==> inputs of run a <==
## reservation_station
module reservation_station #(
    parameter int  RS_DEPTH   = 8
)(
    input  logic      clk_i,
    input  logic      rst_i,
    input  logic      recover_i,
    input  logic      disp_valid_i,
    output logic      disp_ready_o,
    input  logic [RS_ENTRY_W-1:0] disp_entry_i,    
    output logic      issue_valid_o,
    input  logic      issue_ready_i,
    output logic [RS_ENTRY_W-1:0] issue_entry_o,   
    input  logic       cdb_valid_i,
    input  logic [6:0] cdb_tag_i
);
    logic [RS_ENTRY_W-1:0] entries [RS_DEPTH];      
    rs_entry_t rd_tmp;                  
    rs_entry_t nx_tmp;                  
    logic [RS_ENTRY_W-1:0] entries_n [RS_DEPTH];
    logic [RS_DEPTH-1:0] valid_vec;
    logic [RS_DEPTH-1:0] ready_vec;
    always_comb begin
        for (int i = 0; i < RS_DEPTH; i++) begin
            rd_tmp       = entries[i];
            valid_vec[i] = rd_tmp.valid;
            ready_vec[i] = rd_tmp.rs1_rdy & rd_tmp.rs2_rdy;  
        end
    end
    logic [RS_DEPTH-1:0] free_mask; 
    assign free_mask = ~valid_vec;
    logic [$clog2(RS_DEPTH)-1:0] free_idx;
    logic have_free;
    prioritydecoder #(.WIDTH(RS_DEPTH)) u_dec_free (
        .in   (free_mask),
        .out  (free_idx),
        .valid(have_free)
    );
    assign disp_ready_o = have_free && !recover_i;
    wire do_insert = disp_valid_i && disp_ready_o;
    logic [RS_DEPTH-1:0] issue_mask;
    assign issue_mask = valid_vec & ready_vec;
    logic [$clog2(RS_DEPTH)-1:0] issue_idx;
    logic have_issue;
    prioritydecoder #(.WIDTH(RS_DEPTH)) u_dec_issue (
        .in   (issue_mask),
        .out  (issue_idx),
        .valid(have_issue)
    );
    logic                          hold_valid;      
    rs_entry_t                      hold_entry;      
    logic [$clog2(RS_DEPTH)-1:0]    hold_idx;        
    wire cand_valid = have_issue && !recover_i;      
    wire do_issue   = issue_valid_o && issue_ready_i;  
    always_ff @(posedge clk_i or posedge rst_i) begin
        if (rst_i) begin
            hold_valid <= 1'b0;                     
            hold_entry <= '0;                       
  ...
clock: 9.45 ns
lec_check: 0
cap_margin: 10
cell_pad_in_sites_detail_placement: 2
cell_pad_in_sites_global_placement: 0
core_aspect_ratio: 1.0
core_margin: 7
core_utilization: 59
cts_cluster_diameter: 77
cts_cluster_size: 82
gpl_routability_driven: 0
gpl_timing_driven: 1
max_routing_layer: met4
setup_slack_margin: -0.13
slew_margin: 20
tns_end_percent: 15
run.sh (not shown) runs the stock make flow with config.mk's settings and CLKGATE_MAP_FILE=.
==> inputs of run b, as changes to run a <==
==> flow/config.mk (replaced) <==
export PLATFORM = sky130hd
export DESIGN_NAME = reservation_station
export DESIGN_NICKNAME = reservation_station
export VERILOG_FILES = /design/flow/design.v
export SDC_FILE = /design/flow/constraint.sdc
export NUM_CORES = 4
export LEC_CHECK = 0
export CAP_MARGIN = 20
export CORE_MARGIN = 4
export CORE_UTILIZATION = 61
export PLACE_DENSITY = 0.55
export SETUP_SLACK_MARGIN = 0.78
export SLEW_MARGIN = 20
==> flow/constraint.sdc (replaced) <==
create_clock -name core_clock -period 4.49 [get_ports {clk_i}]
set_input_delay 0.8980 -clock core_clock [delete_from_list [all_inputs] [get_ports {clk_i}]]
set_output_delay 0.8980 -clock core_clock [all_outputs]
set_load 0.01 [all_outputs]
==> inputs of run c, as changes to run a <==
==> flow/config.mk (replaced) <==
export PLATFORM = sky130hd
export DESIGN_NAME = reservation_station
export DESIGN_NICKNAME = reservation_station
export VERILOG_FILES = /design/flow/design.v
export SDC_FILE = /design/flow/constraint.sdc
export NUM_CORES = 4
export LEC_CHECK = 0
export CAP_MARGIN = 20
export CORE_MARGIN = 4
export CORE_UTILIZATION = 72
export CTS_CLUSTER_SIZE = 14
export SETUP_SLACK_MARGIN = 0.33
export SLEW_MARGIN = 20
==> flow/constraint.sdc (replaced) <==
create_clock -name core_clock -period 3.3 [get_ports {clk_i}]
set_input_delay 0.6600 -clock core_clock [delete_from_list [all_inputs] [get_ports {clk_i}]]
set_output_delay 0.6600 -clock core_clock [all_outputs]
set_load 0.01 [all_outputs]
==> comparison <==
Run c passed the timing, design-rule and antenna checks. Run b completed with no timing, DRC or antenna violations. Run a never finished: it broke off in detailed placement. Synthesized cell count is the same in run b and run a. Critical path depth is the same in run c and run b. Against run b, the sequential share of layout area of run c is higher by 0.27 points. Of run b and run c, run b has the higher design area (gap about 0.56%, measured against run c).
